### config.mk
export PLATFORM = sky130hd
export DESIGN_NAME = i2c_top
export DESIGN_NICKNAME = i2c_top
export VERILOG_FILES = /design/flow/design.v
export SDC_FILE = /design/flow/constraint.sdc
export NUM_CORES = 4
export LEC_CHECK = 0
export ABC_AREA = 1
export CAP_MARGIN = 20
export CORE_ASPECT_RATIO = 1.44
export CORE_MARGIN = 7
export CORE_UTILIZATION = 40
export GPL_ROUTABILITY_DRIVEN = 0
export HOLD_SLACK_MARGIN = -0.05
export MAX_ROUTING_LAYER = met4
export SETUP_SLACK_MARGIN = 2.07
export SLEW_MARGIN = 20
### design.v
module i2c_master(dout,sda,scl,sda_drv,scl_drv,done,ack_err,busy,clk,rst,din,newd,addr,op);
input clk,rst,op,newd;
input [7:0] din;
input [6:0] addr;
output [7:0] dout;
input sda;
input scl;
output sda_drv;
output scl_drv;
output reg done, ack_err, busy;
parameter sys_freq = 40000000; 
parameter i2c_freq = 100000; 
parameter clk_count4 = sys_freq / i2c_freq;
parameter clk_count1 = clk_count4/4;
reg sda_t, scl_t, scl_en;
reg r_scl;
reg [1:0] pulse;
integer count1;
always @(posedge clk) begin
	if(rst) begin
		pulse <= 0;
		count1 <= 0;
	end
	else if(busy == 0) begin
		pulse <= 0;
		count1 <= 0;
	end
	else if(count1 == clk_count1-1) begin
		pulse <= 1;
		count1 <= count1+1;
	end
	else if(count1 == clk_count1*2-1) begin
		pulse <= 2;
		count1 <= count1+1;
	end
	else if(count1 == clk_count1*3-1) begin
		pulse <= 3;
		count1 <= count1+1;
	end
	else if(count1 == clk_count1*4-1) begin
		pulse <= 0;
		count1 <= 0;
	end
	else begin
		count1 <= count1 + 1;
	end
end
typedef enum logic [3:0]
		  {IDLE = 4'd0, 
		  START = 4'd1, 
		  WRITE_ADD = 4'd2, 
		  ACK_1 = 4'd3, 
		  WRITE_DATA = 4'd4, 
		  ACK_2 = 4'd5, 
		  STOP = 4'd6, 
		  MASTER_NACK = 4'd7,
		  READ_DATA = 4'd8} state_type;
state_type state;
reg [7:0] tx_data, rx_data;
reg [7:0] add;
reg sda_en, r_ack;
reg [3:0] bit_count;
always@(posedge clk) begin
	if(rst) begin
		state <= IDLE;
		bit_count <= 0;
		sda_t <= 0;
		scl_t <= 0;
		scl_en <= 1;
		tx_data <= 0;
		add <= 0;
		ack_err <= 0;
		busy <= 0;
		done <= 0;
		sda_en <= 0;
		r_ack <= 0;
		rx_data <= 0;
		r_scl <= 0;
	end
	else
		case(state) 
			IDLE: begin
				done <= 0;
				if(newd) begin
					state <= START;
					tx_data <= din;
					add <= {addr,op};
					busy <= 1;
					ack_err <= 0;
				end
				else begin
					state <= IDLE;
					tx_data <= 0;
					add <= 0;
					busy <= 0;
					ack_err <= 0;
				end
			end
			START: begin
				sda_en <= 1'b1;
				case(pulse)
					0: begin sda_t <= 1'b1; scl_t <= 1; end
					1: begin sda_t <= 1'b1; scl_t <= 1; end
					2: begin sda_t <= 1'b0; scl_t <= 1; end
					3: begin sda_t <= 1'b0; scl_t <= 1; end
				endcase
				if(count1 == clk_count1*4-1) begin
					sda_en <= 1;
					state <= WRITE_ADD;
					scl_t <= 0;
				end
				else begin
					state <= START;
				end
			end 
			WRITE_ADD: begin
				if(bit_count<=7) begin
					case(pulse) 
					0: begin scl_t <= 0; sda_t <= 1'b0; end
					1: begin scl_t <= 0; sda_t <= add[7-bit_count]; end
					2: begin scl_t <= 1;  end
					3: begin scl_t <= 1;  end
					endcase
					if(count1 == clk_count1*4-1) begin
						bit_count <= bit_count + 1;
						scl_t <= 0;
						state <= WRITE_ADD;
					end
					else begin
						state <= WRITE_ADD;
					end
				end
				else begin
					bit_count <= 0;
					state <= ACK_1;
					scl_t <= 0;
					sda_en <= 0;
				end
			end
			ACK_1: begin
				sda_en <= 0;
				case(pulse) 
					0: begin 
						scl_en <= 0;  
						if(count1 == 20)
							r_scl <= scl;
						else 	
							r_scl <= r_scl;
					end
					1: begin 
						scl_en <= 1;
						sda_t<= 1'b0; r_ack <= sda;
						scl_t <= (r_scl == 1'b1) ? 1'b0: 1'b0;
					end
					2: begin 
						scl_en <= 1;
						scl_t <= (r_scl == 1'b1) ? 1'b1: 1'b0;
					end
					3: begin 
						scl_en <= 1;
						scl_t <= (r_scl == 1'b1) ? 1'b1: 1'b0;
					end
				endcase
				if(count1 == clk_count1*4-1) begin
					if(r_scl == 1'b0) 
						state <= ACK_1;
					else if(r_ack == 0 && add[0] == 0) begin
						state <= WRITE_DATA;
						sda_en <= 1;
						scl_t <= 0;
						bit_count <= 0;
					end
					else if(r_ack == 0 && add[0] == 1) begin
						state <= READ_DATA;
						sda_en <= 0;
						scl_t <= 0;
						bit_count <= 0;
					end
					else begin
						state <= STOP;
						sda_en <= 1;
						ack_err <= 1;
					end
				end
				else begin
					state <= ACK_1;
				end
			end
			WRITE_DATA: begin
				sda_en <= 1'b1;
				if(bit_count <= 7) begin
					case(pulse) 
						0: begin scl_t <= 0; sda_t <= 1'b0; end
						1: begin scl_t <= 0; sda_t <= tx_data[7-bit_count]; end
						2: begin scl_t <= 1;  end
						3: begin scl_t <= 1;  end
					endcase
					if(count1 == clk_count1*4-1) begin
						bit_count <= bit_count + 1;
						state <= WRITE_DATA;
						scl_t <= 0;
					end
					else 
						state <= WRITE_DATA;
				end
				else begin
					state <= ACK_2;
					bit_count <= 0;
					sda_en <= 0;
				end
			end
			READ_DATA: begin
				sda_en <= 0;
				if(bit_count <= 7) begin
					case(pulse) 
						0: begin scl_t <= 0; sda_t <= 1'b0; end
						1: begin scl_t <= 0; sda_t <= 1'b0;end
						2: begin scl_t <= 1; rx_data <= (count1 == 200)?{rx_data[6:0],sda}: rx_data; end
						3: begin scl_t <= 1;  end
					endcase
					if(count1 == clk_count1*4-1) begin
						bit_count <= bit_count + 1;
						state <= READ_DATA;
						scl_t <= 0;
					end
					else 
						state <= READ_DATA;
				end
				else begin
					state <= MASTER_NACK;
					bit_count <= 0;
					sda_en <= 1;
				end
			end
			ACK_2: begin
				sda_en <= 0;
				case(pulse) 
					0: begin scl_t <= 0; sda_t <= 1'b0; end
					1: begin scl_t <= 0; sda_t <= 1'b0;end
					2: begin scl_t <= 1; sda_t<= 1'b0; r_ack <= 0; end
					3: begin scl_t <= 1;  end
				endcase
				if(count1 == clk_count1*4-1) begin
					scl_t <= 1;
					sda_t <= 0;
					if(r_ack == 0) begin
						state <= STOP;
						sda_en <= 1;
					end
					else begin
						state <= STOP;
						sda_en <= 1;
						ack_err <= 1;
					end
				end
				else begin
					state <= ACK_2;
				end
			end
			MASTER_NACK: begin
				sda_en <= 1;
				case(pulse) 
					0: begin scl_t <= 0; sda_t <= 1'b1; end
					1: begin scl_t <= 0; sda_t <= 1'b1; end
					2: begin scl_t <= 1; sda_t <= 1'b1; end
					3: begin scl_t <= 1; sda_t <= 1'b1; end
				endcase
				if(count1== clk_count1*4-1) begin
					scl_t <= 1;
					sda_t <= 0;
					state <= STOP;
				end
				else 
					state <= MASTER_NACK;
			end
			STOP: begin
				case(pulse) 
					0: begin scl_t <= 1; sda_t <= 1'b0; end
					1: begin scl_t <= 1; sda_t <= 1'b0; end
					2: begin scl_t <= 1; sda_t <= 1'b1; end
					3: begin scl_t <= 1; sda_t <= 1'b1; end
				endcase
				if(count1== clk_count1*4-1) begin
					state <= IDLE;
					done <= 1;
					busy <= 0;
					sda_en <= 1;
					scl_t <= 0;
				end
				else 
					state <= STOP;
			end
		endcase
end
assign sda_drv = (sda_en)?(sda_t==1'b0)?1'b0:1'b1:1'b1;
assign scl_drv = (scl_en==1'b1) ? scl_t : 1'b1;
assign dout = rx_data;
endmodule
module i2c_Slave(scl,sda,sda_drv,scl_drv,ack_err,clk,rst,stretch,done);
input scl,clk,rst,stretch;
input sda;
output sda_drv, scl_drv;
output reg done,ack_err;
reg sda_en,sda_t,scl_t,scl_en;
parameter sys_freq = 40000000;
parameter i2c_freq = 100000;  
parameter clk_count4 = sys_freq/i2c_freq;
parameter clk_count1 = clk_count4/4;
integer count1,i;
reg [1:0] pulse;
reg [7:0] mem[128];
reg busy;
reg [7:0] din,dout;
reg r_mem,w_mem;
reg [6:0] addr;
reg [7:0] r_addr;
always@(posedge clk) begin
	if(rst) begin
		for(i = 0;i<128;i=i+1) 
			mem[i] <= i;
		dout <= 8'b0;
	end
	else if(r_mem == 1'b1)
		dout <= mem[addr];
	else if(w_mem == 1'b1)
		mem[addr] <= din;
end
always@(posedge clk) begin
	if(rst) begin
		pulse <= 0;
		count1 <= 0;
	end
	else if(busy == 1'b0) begin
		pulse <= 2;
		count1 <= 202;
	end
	else if(count1 == clk_count1-1)begin
		pulse <= 1;
		count1 <= count1 + 1;
    end
	else if(count1 == clk_count1*2-1)begin
		pulse <= 2;
		count1 <= count1 + 1;
    end
	else if(count1 == clk_count1*3-1)begin
		pulse <= 3;
		count1 <= count1 + 1;
    end
	else if(count1 == clk_count1*4-1) begin
		pulse <= 0;
		count1 <= 0;
	end
	else begin
		count1 <= count1 + 1;
	end
end
typedef enum logic [3:0] {idle = 0, read_addr = 1, send_ack1 = 2, send_data = 3, master_ack = 4, read_data = 5, send_ack2 = 6, wait_p = 7, detect_stop = 8,wait_stretch = 9} state_type;
state_type state;
reg [3:0] bitcnt;
reg r_ack;
always@(posedge clk) begin
	if(rst) begin
		state <= idle;
		bitcnt <= 0;
		busy <= 0;
		din <= 8'd0;
		done <= 0;
		ack_err <= 0;
		sda_en <= 0;
		sda_t <= 0;
		r_mem <= 0;
		r_addr <= 0;
		addr <= 0;
		scl_t <= 0;
		scl_en <= 0;
		w_mem <= 0;
		r_ack <= 0;
	end
	else begin
		case(state) 
			idle: begin
				done <= 0;
				sda_en <= 1'b0;
				scl_en <= 0;
				if(sda == 1'b0 && scl == 1'b1) begin
					state <= wait_p;
					busy <= 1;
				end
				else 
					state <= idle;
			end
			wait_p: begin
				if(pulse == 2'b11 && count1 == 399) begin
					state <= read_addr;
				end
				else 
					state <= wait_p;
			end
			read_addr: begin
				sda_en <= 0;
				if(bitcnt <= 7) begin
					case(pulse)
						0: begin end
						1: begin end
						2: begin r_addr <= (count1==200)?{r_addr[6:0],sda}:r_addr; end
						3: begin end
					endcase
					if(count1 == clk_count1*4-1) begin
						bitcnt <= bitcnt + 1;
						state <= read_addr;
					end
					else 
						state <= read_addr;
			     end
					else begin
						if(stretch == 1'b1) begin
							state <= wait_stretch;
							bitcnt <= 0;
							scl_en <= 1;
							addr <= r_addr[7:1];
						end
						else begin
							state <= send_ack1;
							bitcnt <= 0;
							sda_en <= 1;
							scl_en <= 0;
							addr <= r_addr[7:1];
						end
					end
			end
			wait_stretch: begin
				case(pulse) 
					0: begin 
						scl_en <= 1;
						scl_t <= 0;
					end
					1: begin 
					   scl_en <= 1;
					   scl_t <= 0;
					 end
					2: begin scl_en <= 0;end
					3: begin end
				endcase
				if(count1 == clk_count1*4-1) begin
						if(stretch == 1'b1)
							state <= wait_stretch;
						else begin
							state <= send_ack1;
							scl_en <= 1'b0;
							sda_en <= 1'b1;
						end
					end
					else 
					   state <= wait_stretch;
			end
			send_ack1: begin
				sda_en <= 1;
				case(pulse)
					0: begin sda_t <= 0; scl_en <= 1; scl_t <= 1; end
					1: begin scl_en <= 0; end
					2: begin end
					3: begin end
				endcase
				if(count1 == clk_count1*4-1) begin
					if(r_addr[0] == 1'b0) begin
						state <= read_data;
						r_mem <= 1'b0;
					end
					else begin
						state <= send_data;
						r_mem <= 1'b1;
					end
				end
				else 
					state <= send_ack1;
			end
			send_data: begin
				sda_en <= 1;
				if(bitcnt <= 7) begin
					r_mem <= 0;
					case(pulse)
					0: begin end
					1: begin sda_t <= (count1==100)?dout[7-bitcnt] : sda_t; end
					2: begin end
					3: begin end
					endcase
					if(count1 == clk_count1*4-1) begin
						bitcnt<= bitcnt + 1;
						state <= send_data;
					end
					else begin
						state <= send_data;
					end
				end
				else begin
					state <= master_ack;
					bitcnt <= 0;
					sda_en <= 0;
				end
			end
			read_data: begin
				sda_en <= 0;
				if(bitcnt<= 7) begin
					case(pulse)
					0: begin end
					1: begin end
					2: begin din <=(count1==200)?{din[6:0],sda}:din; end
					3: begin end
					endcase
					if(count1 == clk_count1*4-1) begin
						state<= read_data;
						bitcnt <= bitcnt + 1;
					end
					else	
						state <= read_data;
				end
				else begin
					state <= send_ack2;
					bitcnt <= 0;
					sda_en <= 1;
					w_mem <= 1;
				end
			end
			send_ack2: begin
			sda_en <= 1;
				case(pulse)
					0: begin sda_t <= 0; end
					1: begin w_mem <= 0; end
					2: begin end
					3: begin end
				endcase
				if(count1 == clk_count1*4-1) begin
					state <= detect_stop;
					sda_en <= 0;
				end
				else 
					state <= send_ack2;
			end
			master_ack: begin
				case(pulse)
					0: begin end
					1: begin end
					2: begin r_ack <=(count1==200)?sda:r_ack; end
					3: begin end
				endcase
				if(count1 == clk_count1*4-1) begin
					if(r_ack == 1'b1) begin
						state <= detect_stop;
						sda_en <= 0;
						ack_err <= 1;
					end
					else begin
						state <= detect_stop;
						sda_en <= 0;
						ack_err <= 0;
					end
				end
				else 
					state <= master_ack;
			end
			detect_stop: begin
				sda_en <= 0;
				if(count1 == 399 && pulse == 2'b11) begin
					state <= idle;
					done <= 1;
					busy <= 0;
				end
				else 
					state <= detect_stop;
			end
			default: state <= idle;
		endcase
	end
end
assign sda_drv = (sda_en==1'b1)?sda_t:1'b1;
assign scl_drv = (scl_en == 1'b1) ? scl_t: 1'b1;
endmodule
`timescale 1ns / 1ps
module i2c_top(
input clk, rst, newd, op, stretch,
input [6:0] addr,
input [7:0] din,
output [7:0] dout,
output busy,ack_err,
output done,
output sda, scl
);
wire ack_errm, ack_errs;
wire sda_m, scl_m, sda_s, scl_s;
i2c_master master (dout,sda,scl,sda_m,scl_m,done,ack_errm,busy,clk,rst,din,newd,addr,op);
i2c_Slave slave (.clk(clk),.rst(rst),.stretch(stretch),.sda(sda),.scl(scl),.sda_drv(sda_s),.scl_drv(scl_s),.ack_err(ack_errs),.done() );
assign sda = sda_m & sda_s;
assign scl = scl_m & scl_s;
assign ack_err = ack_errs | ack_errm;
endmodule
### constraint.sdc
create_clock -name core_clock -period 10.0 [get_ports {clk}]
set_input_delay 2.0000 -clock core_clock [delete_from_list [all_inputs] [get_ports {clk}]]
set_output_delay 2.0000 -clock core_clock [all_outputs]
set_load 0.01 [all_outputs]
### run.sh
#!/bin/bash
# the make line also repeats each setting of config.mk as NAME=value (left out here)
make -C /OpenROAD-flow-scripts/flow DESIGN_CONFIG=/design/flow/config.mk WORK_HOME=/design/flow/orfs CLKGATE_MAP_FILE= finish
==> results of run 1 <==
[layout make-up]
type | count | area (sq um) | area share [%]
flip-flops and latches | 1196 | 34200 | 54.9
multi-input cells | 4812 | 19900 | 31.9
clock buffers | 140 | 3030 | 4.87
well taps | 1848 | 2310 | 3.71
inverters | 387 | 1530 | 2.45
clock inverters | 68 | 663 | 1.07
repair buffers | 69 | 631 | 1.01
diodes | 3 | 7.51 | 0.0121
[through the flow]
stage / total power, mW / cells
CTS: 10.4 / 8520
global placement: 6.12 / 8312
detailed placement: 6.13 / 8312
global route: 10.7 / 8523
floorplan: 5.99 / 6762
finish: 10.4 / 8523
[routing by layer]
metal / up-vias / GRT usage, % / wire length (um)
li1: 21200 / - / -
met5: - / - / 0
met1: 20700 / 23.9 / 61800
met3: 433 / 2.27 / 9590
met4: 0 / 11.7 / 9790
met2: 1579 / 39.2 / 85800
==> impl_metrics.xml, run 1 <==
<?xml version="1.0" encoding="UTF-8"?>
<metrics>
  <group name="synth">
    <metric name="mappedNetlistNets" unit="">6789</metric>
    <metric name="synth_top_cell_by_count" unit="">nand2_1</metric>
    <metric name="numSynthFlops" unit="">1196</metric>
    <metric name="synth.lib_cells_used.distinct" unit="">54</metric>
    <metric name="syn_inst" unit="">6762</metric>
    <metric name="cell_taking_the_most_area_after_synthesis" unit="">edfxtp_1</metric>
    <metric name="yosys_cells" unit="">6762</metric>
    <metric name="netlist_top_cells_area" unit="">edfxtp_1 54%, nand2_1 21%, dfxtp_1 6.0%</metric>
    <metric name="synth_warnings" unit="">2</metric>
    <metric name="synth.top_cell.area_share" unit="%">53.7</metric>
    <metric name="synth.yosys.seq_area_share" unit="%">59.7</metric>
    <metric name="post_synth_main_logic_family" unit="">simple AND/OR/NAND/NOR gates</metric>
    <metric name="yosys.area_share.simple" unit="%">30.2</metric>
    <metric name="syn_area" unit="sq um">57200</metric>
    <metric name="ys_sh_aoi" unit="%">4.09</metric>
    <metric name="synth_chip_area" unit="sq um">57200</metric>
    <metric name="top_cells_by_count" unit="">3144 x nand2_1, 1024 x edfxtp_1, 846 x nor2_1</metric>
    <metric name="xor_area_share" unit="%">0.306</metric>
    <metric name="synth.mux.area_fraction" unit="%">0</metric>
    <metric name="yosys.area_share.adder" unit="%">0.153</metric>
    <metric name="synth-edff-count" unit="">1024</metric>
    <metric name="synthesized_area_divided_by_synthesized_cell_count" unit="sq um">8.46</metric>
    <metric name="synth-async-reset-ratio" unit="%">0</metric>
    <metric name="yosys_most_used_dff" unit="">edfxtp_1</metric>
  </group>
  <group name="setup_path">
    <metric name="critical_path_buf_inv_count" unit="">3</metric>
    <metric name="critical_path.endpoint_type" unit="">output port</metric>
    <metric name="path_cells" unit="">inv_1 &gt; o22ai_1 &gt; inv_1 &gt; clkdlybuf4s50_1</metric>
    <metric name="critPathLaunch" unit="">master.sda_en</metric>
    <metric name="crit_path_frequent_cell" unit="">inv_1</metric>
    <metric name="critPathMaxFanout" unit="">5</metric>
    <metric name="timing.critical_path.slowest_stage_cell" unit="">clkdlybuf4s50_1</metric>
    <metric name="endpoint" unit="">sda</metric>
    <metric name="r2r-start" unit="">slave.addr[1]</metric>
    <metric name="r2r_slack" unit="ns">5.83</metric>
    <metric name="timing.setup.critical_path_class" unit="">flip-flop to output port</metric>
    <metric name="crit_family" unit="">buffers and inverters</metric>
    <metric name="critical_path.startpoint_type" unit="">flip-flop</metric>
    <metric name="crit-reg2reg-capture" unit="">slave.dout[0]</metric>
    <metric name="arrival" unit="ns">2.36</metric>
    <metric name="crit_path_max_incr_delay" unit="ns">0.55</metric>
    <metric name="cp.required" unit="ns">8.00</metric>
    <metric name="timing.reg2reg.worst_path_depth" unit="">12</metric>
    <metric name="crit_cells" unit="">4</metric>
  </group>
  <group name="place">
    <metric name="port_buffers" unit="">32</metric>
    <metric name="place_hpwl" unit="um">104000</metric>
    <metric name="placedInstanceArea" unit="sq um">58600</metric>
    <metric name="detailedPlace.worstSlack" unit="ns">5.20</metric>
  </group>
  <group name="power_and_ir_drop">
    <metric name="seqPwrFrac" unit="%">54.8</metric>
    <metric name="power.group.top" unit="">sequential cells</metric>
    <metric name="swShare" unit="%">21.4</metric>
    <metric name="seq-power" unit="mW">5.69</metric>
    <metric name="intPower" unit="mW">8.16</metric>
    <metric name="pwr.group.clock" unit="mW">4.36</metric>
    <metric name="cellLeakagePower" unit="nW">23.4</metric>
    <metric name="comb_power" unit="mW">0.335</metric>
    <metric name="power_frac_comb" unit="%">3.2</metric>
    <metric name="pwr_density_cell" unit="nW/um^2">167</metric>
    <metric name="total_switching_power" unit="mW">2.22</metric>
    <metric name="power_frac_clock" unit="%">42.0</metric>
    <metric name="ir_drop" unit="mV">0.145</metric>
  </group>
  <group name="timing">
    <metric name="fin_crit" unit="ns">4.36</metric>
    <metric name="timing.max_slew.rel_slack" unit="%">26.0</metric>
    <metric name="least_margin_pin_slew" unit="ns">1.11</metric>
    <metric name="finalWorstSetupSlack" unit="ns">5.64</metric>
    <metric name="hold-worst-slack" unit="ns">0.447</metric>
    <metric name="totalNegativeSetupSlack" unit="ns">0</metric>
    <metric name="fin_crit_sh" unit="%">43.6</metric>
    <metric name="final_hold_viol_count" unit="">0</metric>
    <metric name="setup_viol" unit="">0</metric>
    <metric name="fmax" unit="GHz">0.230</metric>
    <metric name="finalMaxSlewViolations" unit="">0</metric>
    <metric name="setup_skew_after_layout" unit="ns">0.0300</metric>
    <metric name="grt_setup_unrepaired" unit="">false</metric>
  </group>
  <group name="clock_tree">
    <metric name="clock_sinks" unit="">1196</metric>
    <metric name="cts.clk_slew.worst_paths" unit="ns">0.07</metric>
    <metric name="postCtsResizedCells" unit="">0</metric>
    <metric name="h_tree_levels" unit="">3</metric>
    <metric name="cts-hold-fix-buffers" unit="">0</metric>
    <metric name="cts_made_buffers" unit="">111</metric>
    <metric name="worst_skew_pair_latency" unit="ns">0.74</metric>
    <metric name="cts_tree" unit="">built</metric>
    <metric name="count_of_buffers_added_by_post_cts_timing_repair_for_setup" unit="">0</metric>
    <metric name="max-clock-path-buffers" unit="">3</metric>
    <metric name="cts_root_buffer" unit="">clkbuf_16</metric>
  </group>
  <group name="flow_run">
    <metric name="maxCapViolCount" unit="">0</metric>
    <metric name="tool_warnings" unit="">37</metric>
  </group>
  <group name="floorplanning">
    <metric name="die.size.y" unit="um">468</metric>
    <metric name="initial_utilization" unit="%">40.3</metric>
    <metric name="die-width" unit="um">329</metric>
    <metric name="fp-row-count" unit="">166</metric>
    <metric name="ioPinCount" unit="">33</metric>
    <metric name="floorplan.core_area" unit="sq um">142000</metric>
    <metric name="die_area" unit="sq um">154000</metric>
  </group>
  <group name="route">
    <metric name="routed_wire_length_per_instance" unit="um">19.6</metric>
    <metric name="detailroute.via_count" unit="">44000</metric>
    <metric name="detail-route-antenna-nets" unit="">0</metric>
    <metric name="drt_first_pass_iters" unit="">5</metric>
    <metric name="detail_route.vias_per_cell" unit="">5.16</metric>
    <metric name="route.final.wire_length" unit="um">167000</metric>
    <metric name="remaining_drc_errors" unit="">0</metric>
    <metric name="drt_first_iter_violations" unit="">3364</metric>
  </group>
  <group name="global_route">
    <metric name="grt_max_degree" unit="">170</metric>
    <metric name="first_global_vias" unit="">43600</metric>
    <metric name="grt_usage" unit="%">21.9</metric>
    <metric name="antenna_violations_before_repair" unit="">2</metric>
    <metric name="grt_pass1_wl" unit="um">253000</metric>
    <metric name="remaining_global_route_overflow" unit="">0</metric>
  </group>
  <group name="finish">
    <metric name="finish.instance_area" unit="sq um">62300</metric>
    <metric name="flow.area_growth_from_synthesis" unit="%">8.79</metric>
    <metric name="fillers" unit="">14000</metric>
    <metric name="nNetsFinal" unit="">6604</metric>
    <metric name="finalCoreUtilization" unit="%">43.8</metric>
  </group>
  <group name="hold_path">
    <metric name="min-delay-path-class" unit="">flip-flop to flip-flop</metric>
    <metric name="min_path_cells" unit="">2</metric>
    <metric name="min_delay_worst_endpoint" unit="">slave.state[5]</metric>
    <metric name="worst_hold_startpoint" unit="">slave.state[9]</metric>
  </group>
  <group name="status">
    <metric name="status" unit="">no timing/DRC/antenna violations</metric>
  </group>
</metrics>
==> inputs of run 2 (changes only) <==
ABC_AREA = unset   (was 1)
CORE_ASPECT_RATIO = 0.71   (was 1.44)
CORE_MARGIN = 2   (was 7)
CORE_UTILIZATION = 72   (was 40)
CTS_CLUSTER_DIAMETER = 357   (was unset)
CTS_CLUSTER_SIZE = 14   (was unset)
GPL_ROUTABILITY_DRIVEN = unset   (was 0)
HOLD_SLACK_MARGIN = unset   (was -0.05)
MAX_ROUTING_LAYER = unset   (was met4)
PLACE_DENSITY_LB_ADDON = 0.02   (was unset)
SETUP_SLACK_MARGIN = 0.86   (was 2.07)
TNS_END_PERCENT = 5   (was unset)
clock period = 2.89 ns   (was 10.0 ns; I/O delays follow)
==> impl_metrics.xml, run 2 <==
<?xml version="1.0" encoding="UTF-8"?>
<metrics>
  <group name="route">
    <metric name="remaining_drc_errors" unit="">0</metric>
    <metric name="drt_first_pass_iters" unit="">10</metric>
    <metric name="detail_route.vias_per_cell" unit="">7.72</metric>
    <metric name="drt_first_iter_violations" unit="">8549</metric>
    <metric name="detailroute.via_count" unit="">44500</metric>
    <metric name="detail-route-antenna-nets" unit="">0</metric>
    <metric name="routed_wire_length_per_instance" unit="um">34.3</metric>
    <metric name="route.final.wire_length" unit="um">198000</metric>
  </group>
  <group name="finish">
    <metric name="stdcell_count" unit="">5766</metric>
    <metric name="flow.area_growth_from_synthesis" unit="%">18.8</metric>
    <metric name="finish.instance_area" unit="sq um">66400</metric>
    <metric name="nNetsFinal" unit="">4711</metric>
    <metric name="finalCoreUtilization" unit="%">86.0</metric>
  </group>
  <group name="setup_path">
    <metric name="crit_path_max_incr_delay" unit="ns">0.45</metric>
    <metric name="r2r-start" unit="">slave.addr[3]</metric>
    <metric name="timing.setup.critical_path_class" unit="">flip-flop to flip-flop</metric>
    <metric name="crit_cells" unit="">7</metric>
    <metric name="cp.required" unit="ns">3.49</metric>
    <metric name="endpoint" unit="">slave.dout[6]</metric>
    <metric name="path_cells" unit="">buf_4 &gt; nand2_1 &gt; nor2_2 &gt; nand3_1 &gt; o311ai_0 &gt; and4b_1 &gt; a311oi_1</metric>
    <metric name="timing.reg2reg.worst_path_depth" unit="">7</metric>
    <metric name="critical_path.startpoint_type" unit="">flip-flop</metric>
    <metric name="r2r_slack" unit="ns">0.22</metric>
    <metric name="arrival" unit="ns">3.26</metric>
    <metric name="critPathLaunch" unit="">slave.addr[3]</metric>
    <metric name="crit_family" unit="">simple AND/OR/NAND/NOR gates</metric>
    <metric name="crit-reg2reg-capture" unit="">slave.dout[6]</metric>
    <metric name="critical_path_buf_inv_count" unit="">1</metric>
    <metric name="critPathMaxFanout" unit="">13</metric>
    <metric name="timing.critical_path.slowest_stage_cell" unit="">nand2_1</metric>
    <metric name="critical_path.endpoint_type" unit="">flip-flop</metric>
  </group>
  <group name="synth">
    <metric name="synth.yosys.seq_area_share" unit="%">61.2</metric>
    <metric name="xor_area_share" unit="%">0.830</metric>
    <metric name="yosys.area_share.adder" unit="%">0.157</metric>
    <metric name="yosys.area_share.simple" unit="%">17.3</metric>
    <metric name="synth_top_cell_by_count" unit="">edfxtp_1</metric>
    <metric name="syn_inst" unit="">4555</metric>
    <metric name="synth-edff-count" unit="">1024</metric>
    <metric name="synth.top_cell.area_share" unit="%">55.0</metric>
    <metric name="cell_taking_the_most_area_after_synthesis" unit="">edfxtp_1</metric>
    <metric name="synth.lib_cells_used.distinct" unit="">87</metric>
    <metric name="numSynthFlops" unit="">1196</metric>
    <metric name="top_cells_by_count" unit="">1024 x edfxtp_1, 437 x or3_1, 402 x clkbuf_1</metric>
    <metric name="yosys_cells" unit="">4555</metric>
    <metric name="netlist_top_cells_area" unit="">edfxtp_1 55%, dfxtp_1 6.2%, or3_1 4.9%</metric>
    <metric name="yosys_most_used_dff" unit="">edfxtp_1</metric>
    <metric name="ys_sh_aoi" unit="%">8.23</metric>
    <metric name="syn_area" unit="sq um">55900</metric>
    <metric name="synthesized_area_divided_by_synthesized_cell_count" unit="sq um">12.3</metric>
    <metric name="synth_chip_area" unit="sq um">55900</metric>
    <metric name="mappedNetlistNets" unit="">4582</metric>
    <metric name="synth.mux.area_fraction" unit="%">8.34</metric>
    <metric name="synth-async-reset-ratio" unit="%">0</metric>
    <metric name="post_synth_main_logic_family" unit="">simple AND/OR/NAND/NOR gates</metric>
    <metric name="synth_warnings" unit="">2</metric>
  </group>
  <group name="clock_tree">
    <metric name="max-clock-path-buffers" unit="">3</metric>
    <metric name="cts.clk_slew.worst_paths" unit="ns">0.08</metric>
    <metric name="cts_tree" unit="">built</metric>
    <metric name="clock_sinks" unit="">1196</metric>
    <metric name="cts_root_buffer" unit="">clkbuf_16</metric>
    <metric name="h_tree_levels" unit="">3</metric>
    <metric name="worst_skew_pair_latency" unit="ns">0.70</metric>
    <metric name="cts_made_buffers" unit="">95</metric>
  </group>
  <group name="place">
    <metric name="detailedPlace.worstSlack" unit="ns">-0.153</metric>
    <metric name="place_hpwl" unit="um">116000</metric>
    <metric name="placed_cells" unit="">5434</metric>
    <metric name="placedInstanceArea" unit="sq um">60000</metric>
    <metric name="port_buffers" unit="">32</metric>
    <metric name="gp_congestion" unit="">1.03</metric>
  </group>
  <group name="floorplanning">
    <metric name="fp-row-count" unit="">86</metric>
    <metric name="die-width" unit="um">335</metric>
    <metric name="die.size.y" unit="um">239</metric>
    <metric name="floorplan.core_area" unit="sq um">77300</metric>
    <metric name="ioPinCount" unit="">33</metric>
    <metric name="die_area" unit="sq um">79900</metric>
    <metric name="initial_utilization" unit="%">72.4</metric>
  </group>
  <group name="timing">
    <metric name="fmax" unit="GHz">0.375</metric>
    <metric name="hold-worst-slack" unit="ns">0.209</metric>
    <metric name="final_hold_viol_count" unit="">0</metric>
    <metric name="fin_crit" unit="ns">2.67</metric>
    <metric name="timing.max_slew.rel_slack" unit="%">20.1</metric>
    <metric name="setup_skew_after_layout" unit="ns">0.0273</metric>
    <metric name="finalWorstSetupSlack" unit="ns">0.224</metric>
    <metric name="finalMaxSlewViolations" unit="">0</metric>
    <metric name="least_margin_pin_slew" unit="ns">1.20</metric>
    <metric name="fin_crit_sh" unit="%">92.3</metric>
    <metric name="totalNegativeSetupSlack" unit="ns">0</metric>
    <metric name="setup_viol" unit="">0</metric>
    <metric name="grt_setup_unrepaired" unit="">true</metric>
  </group>
  <group name="power_and_ir_drop">
    <metric name="power_frac_clock" unit="%">37.9</metric>
    <metric name="seq-power" unit="mW">19.1</metric>
    <metric name="power.group.top" unit="">sequential cells</metric>
    <metric name="pwr_density_cell" unit="nW/um^2">491</metric>
    <metric name="ir_drop" unit="mV">0.562</metric>
    <metric name="swShare" unit="%">21.6</metric>
    <metric name="cellLeakagePower" unit="nW">21.2</metric>
    <metric name="pwr.group.clock" unit="mW">12.4</metric>
    <metric name="post-layout-total-power" unit="mW">32.6</metric>
    <metric name="intPower" unit="mW">25.6</metric>
    <metric name="total_switching_power" unit="mW">7.06</metric>
    <metric name="power_frac_comb" unit="%">3.5</metric>
    <metric name="comb_power" unit="mW">1.15</metric>
    <metric name="seqPwrFrac" unit="%">58.6</metric>
  </group>
  <group name="status">
    <metric name="status" unit="">no timing/DRC/antenna violations</metric>
  </group>
  <group name="global_route">
    <metric name="first_global_vias" unit="">40500</metric>
    <metric name="grt_usage" unit="%">48.0</metric>
    <metric name="grt_pass1_wl" unit="um">277000</metric>
    <metric name="remaining_global_route_overflow" unit="">0</metric>
    <metric name="antenna_violations_before_repair" unit="">6</metric>
    <metric name="grt_max_degree" unit="">114</metric>
  </group>
  <group name="hold_path">
    <metric name="min-delay-path-class" unit="">input port to flip-flop</metric>
    <metric name="min_delay_worst_endpoint" unit="">master.scl_en</metric>
    <metric name="worst_hold_startpoint" unit="">rst</metric>
    <metric name="min_path_cells" unit="">3</metric>
  </group>
  <group name="flow_run">
    <metric name="tool_warnings" unit="">41</metric>
    <metric name="maxCapViolCount" unit="">0</metric>
  </group>
</metrics>
[run 2: area by class of cell]
| type | count | area, sq um |
|---|---|---|
| diodes | 9 | 22.5 |
| clock buffers | 153 | 2640 |
| clock inverters | 5 | 43.8 |
| fillers | 3741 | 10800 |
| inverters | 38 | 160 |
| multi-input cells | 2816 | 21800 |
| flip-flops and latches | 1196 | 34300 |
| well taps | 1012 | 1270 |
| repair buffers | 537 | 6270 |
[run 2: timing repair]
| item | in CTS | in global routing |
|---|---|---|
| pin swaps | 64 | 40 |
| endpoints found under the setup margin | 1969 | 2106 |
| buffers inserted | 95 | 39 |
| hold buffers | 0 | 0 |
| gates cloned | 23 | 8 |
| gates resized | 226 | 127 |
[run 2: layer usage]
layer | track usage, % | share of wire, % | vias up
met1 | 67.5 | 34 | 21500
met4 | 23.0 | 6.0 | 5
met3 | 20.0 | 19 | 891
met5 | 0.608 | 0.055 | -
met2 | 64.6 | 40 | 4566
li1 | - | - | 17600
==> inputs of run 3 (changes only) <==
CORE_ASPECT_RATIO = unset   (was 0.71)
CORE_UTILIZATION = 70   (was 72)
CTS_CLUSTER_DIAMETER = 379   (was 357)
CTS_CLUSTER_SIZE = 13   (was 14)
PLACE_DENSITY_LB_ADDON = 0.06   (was 0.02)
SETUP_SLACK_MARGIN = 0.84   (was 0.86)
TNS_END_PERCENT = unset   (was 5)
clock period = 2.87 ns   (was 2.89 ns; I/O delays follow)
==> impl_metrics.xml, run 3 <==
<?xml version="1.0" encoding="UTF-8"?>
<metrics>
  <group name="synth">
    <metric name="yosys_cells" unit="">4555</metric>
    <metric name="synth.lib_cells_used.distinct" unit="">87</metric>
    <metric name="xor_area_share" unit="%">0.830</metric>
    <metric name="synth_warnings" unit="">2</metric>
    <metric name="top_cells_by_count" unit="">1024 x edfxtp_1, 437 x or3_1, 402 x clkbuf_1</metric>
    <metric name="cell_taking_the_most_area_after_synthesis" unit="">edfxtp_1</metric>
    <metric name="yosys_most_used_dff" unit="">edfxtp_1</metric>
    <metric name="mappedNetlistNets" unit="">4582</metric>
    <metric name="netlist_top_cells_area" unit="">edfxtp_1 55%, dfxtp_1 6.2%, or3_1 4.9%</metric>
    <metric name="syn_area" unit="sq um">55900</metric>
    <metric name="synth.mux.area_fraction" unit="%">8.34</metric>
    <metric name="synth.top_cell.area_share" unit="%">55.0</metric>
    <metric name="yosys.area_share.adder" unit="%">0.157</metric>
    <metric name="synthesized_area_divided_by_synthesized_cell_count" unit="sq um">12.3</metric>
    <metric name="synth.yosys.seq_area_share" unit="%">61.2</metric>
    <metric name="synth-edff-count" unit="">1024</metric>
    <metric name="synth_chip_area" unit="sq um">55900</metric>
    <metric name="numSynthFlops" unit="">1196</metric>
    <metric name="synth-async-reset-ratio" unit="%">0</metric>
    <metric name="syn_inst" unit="">4555</metric>
    <metric name="ys_sh_aoi" unit="%">8.23</metric>
    <metric name="yosys.area_share.simple" unit="%">17.3</metric>
    <metric name="post_synth_main_logic_family" unit="">simple AND/OR/NAND/NOR gates</metric>
    <metric name="synth_top_cell_by_count" unit="">edfxtp_1</metric>
  </group>
  <group name="status">
    <metric name="status" unit="">stopped before the end</metric>
    <metric name="last-stage-reached" unit="">global routing</metric>
  </group>
  <group name="clock_tree">
    <metric name="h_tree_levels" unit="">3</metric>
    <metric name="cts_made_buffers" unit="">101</metric>
    <metric name="clock_sinks" unit="">1196</metric>
    <metric name="cts_root_buffer" unit="">clkbuf_16</metric>
    <metric name="max-clock-path-buffers" unit="">3</metric>
  </group>
  <group name="floorplanning">
    <metric name="fp-row-count" unit="">103</metric>
    <metric name="ioPinCount" unit="">33</metric>
    <metric name="die_area" unit="sq um">82100</metric>
    <metric name="initial_utilization" unit="%">70.8</metric>
    <metric name="die.size.y" unit="um">287</metric>
    <metric name="floorplan.core_area" unit="sq um">79000</metric>
    <metric name="die-width" unit="um">287</metric>
  </group>
  <group name="place">
    <metric name="place_hpwl" unit="um">111000</metric>
    <metric name="placedInstanceArea" unit="sq um">60100</metric>
    <metric name="gp_congestion" unit="">1.03</metric>
    <metric name="port_buffers" unit="">32</metric>
    <metric name="detailedPlace.worstSlack" unit="ns">-0.346</metric>
  </group>
</metrics>
==> run 3: through the flow <==
stage | instances | TNS [ns] | hold WS, ns
CTS | 5656 | 0 | 0.453
detailed placement | 5418 | -0.738 | 0.445
global placement | 5418 | -0.583 | 0.435
floorplan | 4555 | 0 | 0.420
==> run 3: timing repair <==
action	in CTS
hold buffers	0
setup endpoints to repair	2052
resized	168
cloned	13
pin swaps	44
setup buffers	72
==> inputs of run 4 (changes only) <==
ABC_AREA = 0   (was unset)
CELL_PAD_IN_SITES_GLOBAL_PLACEMENT = 3   (was unset)
CORE_UTILIZATION = 16   (was 70)
CTS_CLUSTER_DIAMETER = unset   (was 379)
CTS_CLUSTER_SIZE = unset   (was 13)
HOLD_SLACK_MARGIN = -0.04   (was unset)
PLACE_DENSITY_LB_ADDON = 0.26   (was 0.06)
SETUP_SLACK_MARGIN = unset   (was 0.84)
SLEW_MARGIN = 0   (was 20)
clock period = 5.53 ns   (was 2.87 ns; I/O delays follow)
==> impl_metrics.xml, run 4 <==
<?xml version="1.0" encoding="UTF-8"?>
<metrics>
  <group name="synth">
    <metric name="synth_top_cell_by_count" unit="">edfxtp_1</metric>
    <metric name="ys_sh_aoi" unit="%">8.23</metric>
    <metric name="mappedNetlistNets" unit="">4582</metric>
    <metric name="post_synth_main_logic_family" unit="">simple AND/OR/NAND/NOR gates</metric>
    <metric name="synth-edff-count" unit="">1024</metric>
    <metric name="cell_taking_the_most_area_after_synthesis" unit="">edfxtp_1</metric>
    <metric name="numSynthFlops" unit="">1196</metric>
    <metric name="yosys_most_used_dff" unit="">edfxtp_1</metric>
    <metric name="synth_warnings" unit="">2</metric>
    <metric name="yosys.area_share.adder" unit="%">0.157</metric>
    <metric name="synth.mux.area_fraction" unit="%">8.34</metric>
    <metric name="synth-async-reset-ratio" unit="%">0</metric>
    <metric name="syn_area" unit="sq um">55900</metric>
    <metric name="synth_chip_area" unit="sq um">55900</metric>
    <metric name="synth.top_cell.area_share" unit="%">55.0</metric>
    <metric name="top_cells_by_count" unit="">1024 x edfxtp_1, 437 x or3_1, 402 x clkbuf_1</metric>
    <metric name="syn_inst" unit="">4555</metric>
    <metric name="synth.lib_cells_used.distinct" unit="">87</metric>
    <metric name="netlist_top_cells_area" unit="">edfxtp_1 55%, dfxtp_1 6.2%, or3_1 4.9%</metric>
    <metric name="xor_area_share" unit="%">0.830</metric>
    <metric name="yosys_cells" unit="">4555</metric>
    <metric name="synthesized_area_divided_by_synthesized_cell_count" unit="sq um">12.3</metric>
    <metric name="synth.yosys.seq_area_share" unit="%">61.2</metric>
    <metric name="yosys.area_share.simple" unit="%">17.3</metric>
  </group>
  <group name="timing">
    <metric name="setup_skew_after_layout" unit="ns">0.0871</metric>
    <metric name="final_hold_viol_count" unit="">0</metric>
    <metric name="fin_crit_sh" unit="%">75.3</metric>
    <metric name="timing.max_slew.rel_slack" unit="%">13.8</metric>
    <metric name="hold-worst-slack" unit="ns">0.453</metric>
    <metric name="least_margin_pin_slew" unit="ns">1.29</metric>
    <metric name="fmax" unit="GHz">0.240</metric>
    <metric name="totalNegativeSetupSlack" unit="ns">0</metric>
    <metric name="setup_viol" unit="">0</metric>
    <metric name="finalWorstSetupSlack" unit="ns">1.37</metric>
    <metric name="grt_setup_unrepaired" unit="">false</metric>
    <metric name="finalMaxSlewViolations" unit="">0</metric>
    <metric name="fin_crit" unit="ns">4.16</metric>
  </group>
  <group name="floorplanning">
    <metric name="ioPinCount" unit="">33</metric>
    <metric name="die.size.y" unit="um">595</metric>
    <metric name="fp-row-count" unit="">217</metric>
    <metric name="floorplan.core_area" unit="sq um">349000</metric>
    <metric name="initial_utilization" unit="%">16.0</metric>
    <metric name="die_area" unit="sq um">354000</metric>
    <metric name="die-width" unit="um">595</metric>
  </group>
  <group name="clock_tree">
    <metric name="cts.clk_slew.worst_paths" unit="ns">0.06</metric>
    <metric name="worst_skew_pair_latency" unit="ns">0.85</metric>
    <metric name="max-clock-path-buffers" unit="">4</metric>
    <metric name="postCtsResizedCells" unit="">0</metric>
    <metric name="cts-hold-fix-buffers" unit="">0</metric>
    <metric name="clock_sinks" unit="">1196</metric>
    <metric name="cts_tree" unit="">built</metric>
    <metric name="count_of_buffers_added_by_post_cts_timing_repair_for_setup" unit="">0</metric>
    <metric name="h_tree_levels" unit="">4</metric>
    <metric name="cts_made_buffers" unit="">154</metric>
    <metric name="cts_root_buffer" unit="">clkbuf_16</metric>
  </group>
  <group name="setup_path">
    <metric name="critical_path_buf_inv_count" unit="">3</metric>
    <metric name="crit-reg2reg-capture" unit="">slave.mem[41][2]</metric>
    <metric name="arrival" unit="ns">4.60</metric>
    <metric name="timing.reg2reg.worst_path_depth" unit="">5</metric>
    <metric name="critical_path.endpoint_type" unit="">flip-flop</metric>
    <metric name="critPathLaunch" unit="">slave.addr[2]</metric>
    <metric name="r2r_slack" unit="ns">1.37</metric>
    <metric name="timing.critical_path.slowest_stage_cell" unit="">buf_4</metric>
    <metric name="cp.required" unit="ns">5.97</metric>
    <metric name="crit_path_max_incr_delay" unit="ns">0.89</metric>
    <metric name="timing.setup.critical_path_class" unit="">flip-flop to flip-flop</metric>
    <metric name="path_cells" unit="">clkinv_2 &gt; buf_4 &gt; nand3_4 &gt; buf_12 &gt; o21ai_0</metric>
    <metric name="r2r-start" unit="">slave.addr[2]</metric>
    <metric name="critical_path.startpoint_type" unit="">flip-flop</metric>
    <metric name="crit_cells" unit="">5</metric>
    <metric name="crit_family" unit="">buffers and inverters</metric>
    <metric name="critPathMaxFanout" unit="">50</metric>
    <metric name="endpoint" unit="">slave.mem[41][2]</metric>
  </group>
  <group name="global_route">
    <metric name="grt_usage" unit="%">13.6</metric>
    <metric name="first_global_vias" unit="">39400</metric>
    <metric name="antenna_violations_before_repair" unit="">21</metric>
    <metric name="grt_pass1_wl" unit="um">343000</metric>
    <metric name="remaining_global_route_overflow" unit="">0</metric>
    <metric name="grt_max_degree" unit="">131</metric>
  </group>
  <group name="power_and_ir_drop">
    <metric name="comb_power" unit="mW">0.533</metric>
    <metric name="seqPwrFrac" unit="%">49.3</metric>
    <metric name="power.group.top" unit="">sequential cells</metric>
    <metric name="swShare" unit="%">22.5</metric>
    <metric name="cellLeakagePower" unit="nW">20.1</metric>
    <metric name="pwr.group.clock" unit="mW">9.77</metric>
    <metric name="post-layout-total-power" unit="mW">20.3</metric>
    <metric name="power_frac_clock" unit="%">48.1</metric>
    <metric name="pwr_density_cell" unit="nW/um^2">302</metric>
    <metric name="seq-power" unit="mW">10.0</metric>
    <metric name="intPower" unit="mW">15.7</metric>
    <metric name="ir_drop" unit="mV">0.189</metric>
    <metric name="total_switching_power" unit="mW">4.58</metric>
    <metric name="power_frac_comb" unit="%">2.6</metric>
  </group>
  <group name="status">
    <metric name="status" unit="">no timing/DRC/antenna violations</metric>
  </group>
  <group name="hold_path">
    <metric name="worst_hold_startpoint" unit="">slave.ack_err</metric>
    <metric name="min_path_cells" unit="">2</metric>
    <metric name="min-delay-path-class" unit="">flip-flop to flip-flop</metric>
    <metric name="min_delay_worst_endpoint" unit="">slave.ack_err</metric>
  </group>
  <group name="place">
    <metric name="gp_congestion" unit="">0.776</metric>
    <metric name="place_hpwl" unit="um">156000</metric>
    <metric name="detailedPlace.worstSlack" unit="ns">1.31</metric>
    <metric name="placed_cells" unit="">8964</metric>
    <metric name="port_buffers" unit="">32</metric>
  </group>
  <group name="route">
    <metric name="routed_wire_length_per_instance" unit="um">26.8</metric>
    <metric name="drt_first_pass_iters" unit="">5</metric>
    <metric name="drt_first_iter_violations" unit="">3286</metric>
    <metric name="detailroute.via_count" unit="">39000</metric>
    <metric name="remaining_drc_errors" unit="">0</metric>
    <metric name="detail_route.vias_per_cell" unit="">4.22</metric>
    <metric name="route.final.wire_length" unit="um">248000</metric>
    <metric name="detail-route-antenna-nets" unit="">0</metric>
  </group>
  <group name="finish">
    <metric name="stdcell_count" unit="">9256</metric>
    <metric name="nNetsFinal" unit="">4563</metric>
    <metric name="flow.area_growth_from_synthesis" unit="%">20.4</metric>
  </group>
  <group name="flow_run">
    <metric name="maxCapViolCount" unit="">0</metric>
    <metric name="tool_warnings" unit="">35</metric>
  </group>
</metrics>
run 4: routing by layer:
layer	vias up	wire [um]	global-route usage, %
met5	-	0	0
met4	0	4560	2.52
met3	253	9620	1.67
met2	921	116000	22.3
met1	20600	118000	19.3
li1	17300	-	-
run 4: final cells by class:
class / count / area [sq um]
well taps: 4599 / 5750
clock inverters: 59 / 488
fillers: 37800 / 281000
inverters: 38 / 155
flip-flops and latches: 1196 / 34200
multi-input cells: 2814 / 19700
repair buffers: 332 / 2750
clock buffers: 202 / 4170
diodes: 16 / 40.0
run 4: stage by stage:
step / instance area [sq um] / utilization, %
after global routing: 67300 / 19.3
after global placement: 62400 / 17.9
after detailed placement: 62500 / 17.9
after CTS: 67200 / 19.3
final: 67300 / 19.3
after floorplan: 55900 / -
==> inputs of run 5 (changes only) <==
ABC_AREA = unset   (was 0)
CAP_MARGIN = 35   (was 20)
CELL_PAD_IN_SITES_GLOBAL_PLACEMENT = unset   (was 3)
CORE_UTILIZATION = 72   (was 16)
CTS_CLUSTER_DIAMETER = 87   (was unset)
CTS_CLUSTER_SIZE = 13   (was unset)
HOLD_SLACK_MARGIN = unset   (was -0.04)
PLACE_DENSITY_LB_ADDON = 0.04   (was 0.26)
SETUP_SLACK_MARGIN = 0.72   (was unset)
SLEW_MARGIN = 20   (was 0)
clock period = 2.87 ns   (was 5.53 ns; I/O delays follow)
==> impl_metrics.xml, run 5 <==
<?xml version="1.0" encoding="UTF-8"?>
<metrics>
  <group name="status">
    <metric name="status" unit="">stopped before the end</metric>
    <metric name="last-stage-reached" unit="">global routing</metric>
  </group>
  <group name="synth">
    <metric name="xor_area_share" unit="%">0.830</metric>
    <metric name="yosys_most_used_dff" unit="">edfxtp_1</metric>
    <metric name="syn_area" unit="sq um">55900</metric>
    <metric name="synth.yosys.seq_area_share" unit="%">61.2</metric>
    <metric name="ys_sh_aoi" unit="%">8.23</metric>
    <metric name="synth_warnings" unit="">2</metric>
    <metric name="yosys_cells" unit="">4555</metric>
    <metric name="synth_chip_area" unit="sq um">55900</metric>
    <metric name="top_cells_by_count" unit="">1024 x edfxtp_1, 437 x or3_1, 402 x clkbuf_1</metric>
    <metric name="synth-edff-count" unit="">1024</metric>
    <metric name="cell_taking_the_most_area_after_synthesis" unit="">edfxtp_1</metric>
    <metric name="synth-async-reset-ratio" unit="%">0</metric>
    <metric name="post_synth_main_logic_family" unit="">simple AND/OR/NAND/NOR gates</metric>
    <metric name="synth_top_cell_by_count" unit="">edfxtp_1</metric>
    <metric name="mappedNetlistNets" unit="">4582</metric>
    <metric name="synthesized_area_divided_by_synthesized_cell_count" unit="sq um">12.3</metric>
    <metric name="synth.mux.area_fraction" unit="%">8.34</metric>
    <metric name="synth.top_cell.area_share" unit="%">55.0</metric>
    <metric name="yosys.area_share.adder" unit="%">0.157</metric>
    <metric name="syn_inst" unit="">4555</metric>
    <metric name="netlist_top_cells_area" unit="">edfxtp_1 55%, dfxtp_1 6.2%, or3_1 4.9%</metric>
    <metric name="synth.lib_cells_used.distinct" unit="">87</metric>
    <metric name="numSynthFlops" unit="">1196</metric>
    <metric name="yosys.area_share.simple" unit="%">17.3</metric>
  </group>
  <group name="clock_tree">
    <metric name="cts_root_buffer" unit="">clkbuf_16</metric>
    <metric name="cts_made_buffers" unit="">101</metric>
    <metric name="clock_sinks" unit="">1196</metric>
    <metric name="h_tree_levels" unit="">3</metric>
    <metric name="max-clock-path-buffers" unit="">3</metric>
    <metric name="cts-hold-fix-buffers" unit="">0</metric>
  </group>
  <group name="floorplanning">
    <metric name="die_area" unit="sq um">79900</metric>
    <metric name="die-width" unit="um">283</metric>
    <metric name="ioPinCount" unit="">33</metric>
    <metric name="fp-row-count" unit="">102</metric>
    <metric name="die.size.y" unit="um">283</metric>
    <metric name="floorplan.core_area" unit="sq um">77200</metric>
    <metric name="initial_utilization" unit="%">72.4</metric>
  </group>
  <group name="place">
    <metric name="place_hpwl" unit="um">111000</metric>
    <metric name="port_buffers" unit="">32</metric>
    <metric name="placed_cells" unit="">5457</metric>
    <metric name="gp_congestion" unit="">1.04</metric>
  </group>
</metrics>
==> run 5: stage by stage <==
stage | worst slack, ns | instance area [sq um] | utilization [%]
2_1_floorplan | 0.550 | 56700 | -
3_3_place_gp | 0.0401 | 59700 | 77.4
3_5_place_dp | 0.0721 | 59700 | 77.4
4_1_cts | 0.413 | 68700 | 88.9
==> run 5: timing repair <==
item	4_1_cts
setup buffers	204
pin swaps	168
endpoints found under the setup margin	1947
cloned	71
gates resized	495
==> inputs of run 6 (changes only) <==
CAP_MARGIN = 40   (was 35)
CORE_UTILIZATION = 43   (was 72)
CTS_CLUSTER_DIAMETER = unset   (was 87)
CTS_CLUSTER_SIZE = 23   (was 13)
PLACE_DENSITY_LB_ADDON = 0.14   (was 0.04)
SETUP_SLACK_MARGIN = 1.06   (was 0.72)
clock period = 6.57 ns   (was 2.87 ns; I/O delays follow)
==> impl_metrics.xml, run 6 <==
<?xml version="1.0" encoding="UTF-8"?>
<metrics>
  <group name="hold_path">
    <metric name="min_delay_worst_endpoint" unit="">slave.ack_err</metric>
    <metric name="worst_hold_startpoint" unit="">slave.ack_err</metric>
    <metric name="min_path_cells" unit="">2</metric>
    <metric name="min-delay-path-class" unit="">flip-flop to flip-flop</metric>
  </group>
  <group name="route">
    <metric name="drt_first_iter_violations" unit="">4830</metric>
    <metric name="route.final.wire_length" unit="um">190000</metric>
    <metric name="drt_first_pass_iters" unit="">9</metric>
    <metric name="detailroute.via_count" unit="">39600</metric>
    <metric name="routed_wire_length_per_instance" unit="um">29.9</metric>
    <metric name="detail_route.vias_per_cell" unit="">6.25</metric>
    <metric name="detail-route-antenna-nets" unit="">0</metric>
    <metric name="remaining_drc_errors" unit="">0</metric>
  </group>
  <group name="setup_path">
    <metric name="timing.setup.critical_path_class" unit="">flip-flop to flip-flop</metric>
    <metric name="crit_cells" unit="">6</metric>
    <metric name="crit_path_frequent_cell" unit="">buf_4</metric>
    <metric name="timing.reg2reg.worst_path_depth" unit="">6</metric>
    <metric name="path_cells" unit="">nor2b_4 &gt; buf_4 &gt; nand3_4 &gt; buf_4 &gt; o21ai_0 &gt; buf_2</metric>
    <metric name="arrival" unit="ns">4.56</metric>
    <metric name="critical_path.endpoint_type" unit="">flip-flop</metric>
    <metric name="r2r_slack" unit="ns">2.47</metric>
    <metric name="critical_path.startpoint_type" unit="">flip-flop</metric>
    <metric name="critPathLaunch" unit="">slave.addr[1]</metric>
    <metric name="crit_family" unit="">simple AND/OR/NAND/NOR gates</metric>
    <metric name="crit-reg2reg-capture" unit="">slave.mem[58][2]</metric>
    <metric name="critPathMaxFanout" unit="">39</metric>
    <metric name="endpoint" unit="">slave.mem[58][2]</metric>
    <metric name="critical_path_buf_inv_count" unit="">3</metric>
    <metric name="crit_path_max_incr_delay" unit="ns">0.86</metric>
    <metric name="cp.required" unit="ns">7.04</metric>
    <metric name="timing.critical_path.slowest_stage_cell" unit="">nor2b_4</metric>
    <metric name="r2r-start" unit="">slave.addr[1]</metric>
  </group>
  <group name="clock_tree">
    <metric name="clock_sinks" unit="">1196</metric>
    <metric name="cts-hold-fix-buffers" unit="">0</metric>
    <metric name="postCtsResizedCells" unit="">0</metric>
    <metric name="count_of_buffers_added_by_post_cts_timing_repair_for_setup" unit="">0</metric>
    <metric name="max-clock-path-buffers" unit="">3</metric>
    <metric name="cts_made_buffers" unit="">135</metric>
    <metric name="worst_skew_pair_latency" unit="ns">0.77</metric>
    <metric name="cts_root_buffer" unit="">clkbuf_16</metric>
    <metric name="cts_tree" unit="">built</metric>
    <metric name="cts.clk_slew.worst_paths" unit="ns">0.06</metric>
    <metric name="h_tree_levels" unit="">4</metric>
  </group>
  <group name="synth">
    <metric name="synth.yosys.seq_area_share" unit="%">61.2</metric>
    <metric name="xor_area_share" unit="%">0.830</metric>
    <metric name="numSynthFlops" unit="">1196</metric>
    <metric name="yosys.area_share.simple" unit="%">17.3</metric>
    <metric name="yosys_most_used_dff" unit="">edfxtp_1</metric>
    <metric name="synth.mux.area_fraction" unit="%">8.34</metric>
    <metric name="netlist_top_cells_area" unit="">edfxtp_1 55%, dfxtp_1 6.2%, or3_1 4.9%</metric>
    <metric name="syn_area" unit="sq um">55900</metric>
    <metric name="yosys.area_share.adder" unit="%">0.157</metric>
    <metric name="syn_inst" unit="">4555</metric>
    <metric name="synth_top_cell_by_count" unit="">edfxtp_1</metric>
    <metric name="post_synth_main_logic_family" unit="">simple AND/OR/NAND/NOR gates</metric>
    <metric name="top_cells_by_count" unit="">1024 x edfxtp_1, 437 x or3_1, 402 x clkbuf_1</metric>
    <metric name="synth-edff-count" unit="">1024</metric>
    <metric name="ys_sh_aoi" unit="%">8.23</metric>
    <metric name="synth.lib_cells_used.distinct" unit="">87</metric>
    <metric name="synth-async-reset-ratio" unit="%">0</metric>
    <metric name="mappedNetlistNets" unit="">4582</metric>
    <metric name="synthesized_area_divided_by_synthesized_cell_count" unit="sq um">12.3</metric>
    <metric name="synth_chip_area" unit="sq um">55900</metric>
    <metric name="synth_warnings" unit="">2</metric>
    <metric name="cell_taking_the_most_area_after_synthesis" unit="">edfxtp_1</metric>
    <metric name="synth.top_cell.area_share" unit="%">55.0</metric>
    <metric name="yosys_cells" unit="">4555</metric>
  </group>
  <group name="floorplanning">
    <metric name="initial_utilization" unit="%">43.2</metric>
    <metric name="die_area" unit="sq um">133000</metric>
    <metric name="floorplan.core_area" unit="sq um">129000</metric>
    <metric name="ioPinCount" unit="">33</metric>
    <metric name="die-width" unit="um">365</metric>
    <metric name="fp-row-count" unit="">132</metric>
    <metric name="die.size.y" unit="um">365</metric>
  </group>
  <group name="timing">
    <metric name="setup_skew_after_layout" unit="ns">0.0285</metric>
    <metric name="grt_setup_unrepaired" unit="">false</metric>
    <metric name="final_hold_viol_count" unit="">0</metric>
    <metric name="setup_viol" unit="">0</metric>
    <metric name="timing.max_slew.rel_slack" unit="%">35.8</metric>
    <metric name="finalMaxSlewViolations" unit="">0</metric>
    <metric name="least_margin_pin_slew" unit="ns">0.964</metric>
    <metric name="fin_crit" unit="ns">4.10</metric>
    <metric name="hold-worst-slack" unit="ns">0.448</metric>
    <metric name="fin_crit_sh" unit="%">62.4</metric>
    <metric name="totalNegativeSetupSlack" unit="ns">0</metric>
    <metric name="fmax" unit="GHz">0.244</metric>
  </group>
  <group name="global_route">
    <metric name="grt_usage" unit="%">28.4</metric>
    <metric name="groute.layer.met2.usage" unit="%">44.3</metric>
    <metric name="grt_pass1_wl" unit="um">273000</metric>
    <metric name="first_global_vias" unit="">37900</metric>
    <metric name="grt_busiest_layer" unit="">met2</metric>
    <metric name="grt_max_degree" unit="">141</metric>
    <metric name="use_met3" unit="%">5.75</metric>
    <metric name="globalRouteMet1Util" unit="%">38.8</metric>
    <metric name="remaining_global_route_overflow" unit="">0</metric>
    <metric name="antenna_violations_before_repair" unit="">6</metric>
  </group>
  <group name="power_and_ir_drop">
    <metric name="pwr_density_cell" unit="nW/um^2">259</metric>
    <metric name="ir_drop" unit="mV">0.197</metric>
    <metric name="intPower" unit="mW">12.8</metric>
    <metric name="total_switching_power" unit="mW">3.48</metric>
    <metric name="post-layout-total-power" unit="mW">16.3</metric>
    <metric name="seq-power" unit="mW">8.42</metric>
    <metric name="seqPwrFrac" unit="%">51.6</metric>
    <metric name="pwr.group.clock" unit="mW">7.51</metric>
    <metric name="cellLeakagePower" unit="nW">19.8</metric>
    <metric name="power_frac_clock" unit="%">46.0</metric>
    <metric name="power.group.top" unit="">sequential cells</metric>
    <metric name="power_frac_comb" unit="%">2.4</metric>
    <metric name="swShare" unit="%">21.3</metric>
    <metric name="comb_power" unit="mW">0.396</metric>
  </group>
  <group name="status">
    <metric name="status" unit="">no timing/DRC/antenna violations</metric>
  </group>
  <group name="finish">
    <metric name="fillers" unit="">11300</metric>
    <metric name="nNetsFinal" unit="">4520</metric>
    <metric name="flow.area_growth_from_synthesis" unit="%">12.8</metric>
    <metric name="finalCoreUtilization" unit="%">48.8</metric>
  </group>
  <group name="flow_run">
    <metric name="maxCapViolCount" unit="">0</metric>
    <metric name="tool_warnings" unit="">33</metric>
  </group>
  <group name="place">
    <metric name="gp_congestion" unit="">0.911</metric>
    <metric name="port_buffers" unit="">32</metric>
    <metric name="place_hpwl" unit="um">119000</metric>
  </group>
</metrics>
[run 6: metal layers]
layer	vias to the layer above	share of wire, %
li1	17200	-
met1	20000	41
met2	1991	46
met3	381	9.2
met4	6	4.0
met5	-	0.022
[run 6: cell type report]
cell class / instances / area, sq um / area share (%)
Timing Repair Buffer: 308 / 2500 / 3.96
Tap cell: 1742 / 2180 / 3.46
Inverter: 38 / 148 / 0.234
Multi-Input combinational cell: 2814 / 19700 / 31.2
Antenna cell: 3 / 7.51 / 0.0119
Clock inverter: 73 / 712 / 1.13
Sequential cell: 1196 / 34200 / 54.3
Clock buffer: 167 / 3600 / 5.71
[run 6: metrics by stage]
stage                     setup WS, ns  cells  area, sq um
final                             2.47   6341        63100
after global routing              2.30   6338        63100
after CTS                         2.52   6334        63100
after detailed placement          2.20   6094        58700
after global placement            1.71   5962        57800
after floorplan                   3.09   4555        55900
==> inputs of run 7 (changes only) <==
CAP_MARGIN = 20   (was 40)
CORE_UTILIZATION = 70   (was 43)
CTS_CLUSTER_DIAMETER = 349   (was unset)
CTS_CLUSTER_SIZE = 25   (was 23)
HOLD_SLACK_MARGIN = -0.08   (was unset)
MAX_ROUTING_LAYER = met4   (was unset)
PLACE_DENSITY = 0.64   (was unset)
PLACE_DENSITY_LB_ADDON = unset   (was 0.14)
SETUP_SLACK_MARGIN = unset   (was 1.06)
clock period = 4.16 ns   (was 6.57 ns; I/O delays follow)
==> impl_metrics.xml, run 7 <==
<?xml version="1.0" encoding="UTF-8"?>
<metrics>
  <group name="power_and_ir_drop">
    <metric name="power.group.top" unit="">sequential cells</metric>
    <metric name="cellLeakagePower" unit="nW">18.5</metric>
    <metric name="total_switching_power" unit="mW">4.22</metric>
    <metric name="power_frac_clock" unit="%">30.9</metric>
    <metric name="pwr.group.clock" unit="mW">6.23</metric>
  </group>
  <group name="synth">
    <metric name="syn_area" unit="sq um">55900</metric>
    <metric name="synth.mux.area_fraction" unit="%">8.34</metric>
    <metric name="synth-async-reset-ratio" unit="%">0</metric>
    <metric name="yosys_cells" unit="">4555</metric>
    <metric name="synth.lib_cells_used.distinct" unit="">87</metric>
    <metric name="yosys.area_share.simple" unit="%">17.3</metric>
    <metric name="synth_top_cell_by_count" unit="">edfxtp_1</metric>
    <metric name="synthesized_area_divided_by_synthesized_cell_count" unit="sq um">12.3</metric>
    <metric name="synth-edff-count" unit="">1024</metric>
    <metric name="synth.yosys.seq_area_share" unit="%">61.2</metric>
    <metric name="top_cells_by_count" unit="">1024 x edfxtp_1, 437 x or3_1, 402 x clkbuf_1</metric>
    <metric name="yosys.area_share.adder" unit="%">0.157</metric>
    <metric name="syn_inst" unit="">4555</metric>
    <metric name="post_synth_main_logic_family" unit="">simple AND/OR/NAND/NOR gates</metric>
    <metric name="cell_taking_the_most_area_after_synthesis" unit="">edfxtp_1</metric>
    <metric name="yosys_most_used_dff" unit="">edfxtp_1</metric>
    <metric name="mappedNetlistNets" unit="">4582</metric>
    <metric name="synth.top_cell.area_share" unit="%">55.0</metric>
  </group>
  <group name="setup_path">
    <metric name="critical_path.startpoint_type" unit="">flip-flop</metric>
    <metric name="timing.setup.critical_path_class" unit="">flip-flop to flip-flop</metric>
    <metric name="critPathMaxFanout" unit="">33</metric>
    <metric name="endpoint" unit="">slave.dout[7]</metric>
    <metric name="critical_path.endpoint_type" unit="">flip-flop</metric>
    <metric name="critPathLaunch" unit="">slave.addr[0]</metric>
    <metric name="critical_path_buf_inv_count" unit="">2</metric>
    <metric name="timing.critical_path.slowest_stage_cell" unit="">o21ai_0</metric>
    <metric name="crit_cells" unit="">7</metric>
    <metric name="timing.reg2reg.worst_path_depth" unit="">7</metric>
  </group>
  <group name="timing">
    <metric name="finalMaxSlewViolations" unit="">0</metric>
    <metric name="setup_viol" unit="">0</metric>
    <metric name="totalNegativeSetupSlack" unit="ns">0</metric>
    <metric name="grt_setup_unrepaired" unit="">false</metric>
    <metric name="timing.max_slew.rel_slack" unit="%">14.4</metric>
    <metric name="fin_crit_sh" unit="%">95.5</metric>
    <metric name="fmax" unit="GHz">0.252</metric>
  </group>
  <group name="floorplanning">
    <metric name="fp-row-count" unit="">103</metric>
    <metric name="initial_utilization" unit="%">70.8</metric>
    <metric name="die-width" unit="um">287</metric>
    <metric name="die.size.y" unit="um">287</metric>
    <metric name="ioPinCount" unit="">33</metric>
    <metric name="die_area" unit="sq um">82100</metric>
  </group>
  <group name="route">
    <metric name="detail-route-antenna-nets" unit="">0</metric>
    <metric name="remaining_drc_errors" unit="">0</metric>
    <metric name="drt_first_pass_iters" unit="">8</metric>
    <metric name="detail_route.vias_per_cell" unit="">7.34</metric>
    <metric name="drt_first_iter_violations" unit="">7586</metric>
  </group>
  <group name="global_route">
    <metric name="grt_max_degree" unit="">142</metric>
    <metric name="grt_usage" unit="%">43.2</metric>
    <metric name="grt_pass1_wl" unit="um">252000</metric>
    <metric name="first_global_vias" unit="">38000</metric>
  </group>
  <group name="finish">
    <metric name="ff_latch_area" unit="sq um">34200</metric>
    <metric name="finish.instance_area" unit="sq um">59800</metric>
    <metric name="nNetsFinal" unit="">4459</metric>
    <metric name="layout.area.comb" unit="sq um">19700</metric>
  </group>
  <group name="clock_tree">
    <metric name="cts_tree" unit="">built</metric>
    <metric name="h_tree_levels" unit="">2</metric>
    <metric name="cts_root_buffer" unit="">clkbuf_16</metric>
    <metric name="cts-hold-fix-buffers" unit="">0</metric>
    <metric name="cts_made_buffers" unit="">53</metric>
    <metric name="count_of_buffers_added_by_post_cts_timing_repair_for_setup" unit="">0</metric>
  </group>
  <group name="place">
    <metric name="gp_congestion" unit="">1.02</metric>
    <metric name="place_hpwl" unit="um">109000</metric>
    <metric name="port_buffers" unit="">32</metric>
  </group>
  <group name="flow_run">
    <metric name="maxCapViolCount" unit="">0</metric>
  </group>
  <group name="hold_path">
    <metric name="min_delay_worst_endpoint" unit="">slave.ack_err</metric>
  </group>
  <group name="status">
    <metric name="status" unit="">no timing/DRC/antenna violations</metric>
  </group>
</metrics>
run 7: area by class of cell:
type	instances	area share [%]
Multi-Input combinational cell	2814	32.9
Inverter	38	0.247
Clock inverter	2	0.0649
Clock buffer	87	2.50
Sequential cell	1196	57.2
Timing Repair Buffer	329	4.75
Antenna cell	17	0.0711
Tap cell	1050	2.20
run 7: per-stage QoR:
step                      hold WS (ns)  power, mW  setup WS, ns  utilization, %  cells
after global placement           0.437       14.2         0.667            73.6   5423
after floorplan                  0.427       13.9          1.16               -   4555
after global routing             0.475       20.6         0.418            75.7   5531
after detailed placement         0.445       14.2         0.705            73.6   5424
after CTS                        0.459       20.1         0.674            75.6   5513
final                            0.458       20.1         0.187            75.7   5533
run 7: layer usage:
| metal | track usage (%) | up-vias | wire length [um] |
|---|---|---|---|
| li1 | - | 17000 | - |
| met1 | 57.8 | 19700 | 61000 |
| met2 | 62.1 | 3357 | 76600 |
| met3 | 12.3 | 601 | 25900 |
| met4 | 19.5 | 0 | 8880 |
| met5 | - | - | 0 |
No activity file was given, so power comes from the tool's default toggle rates.
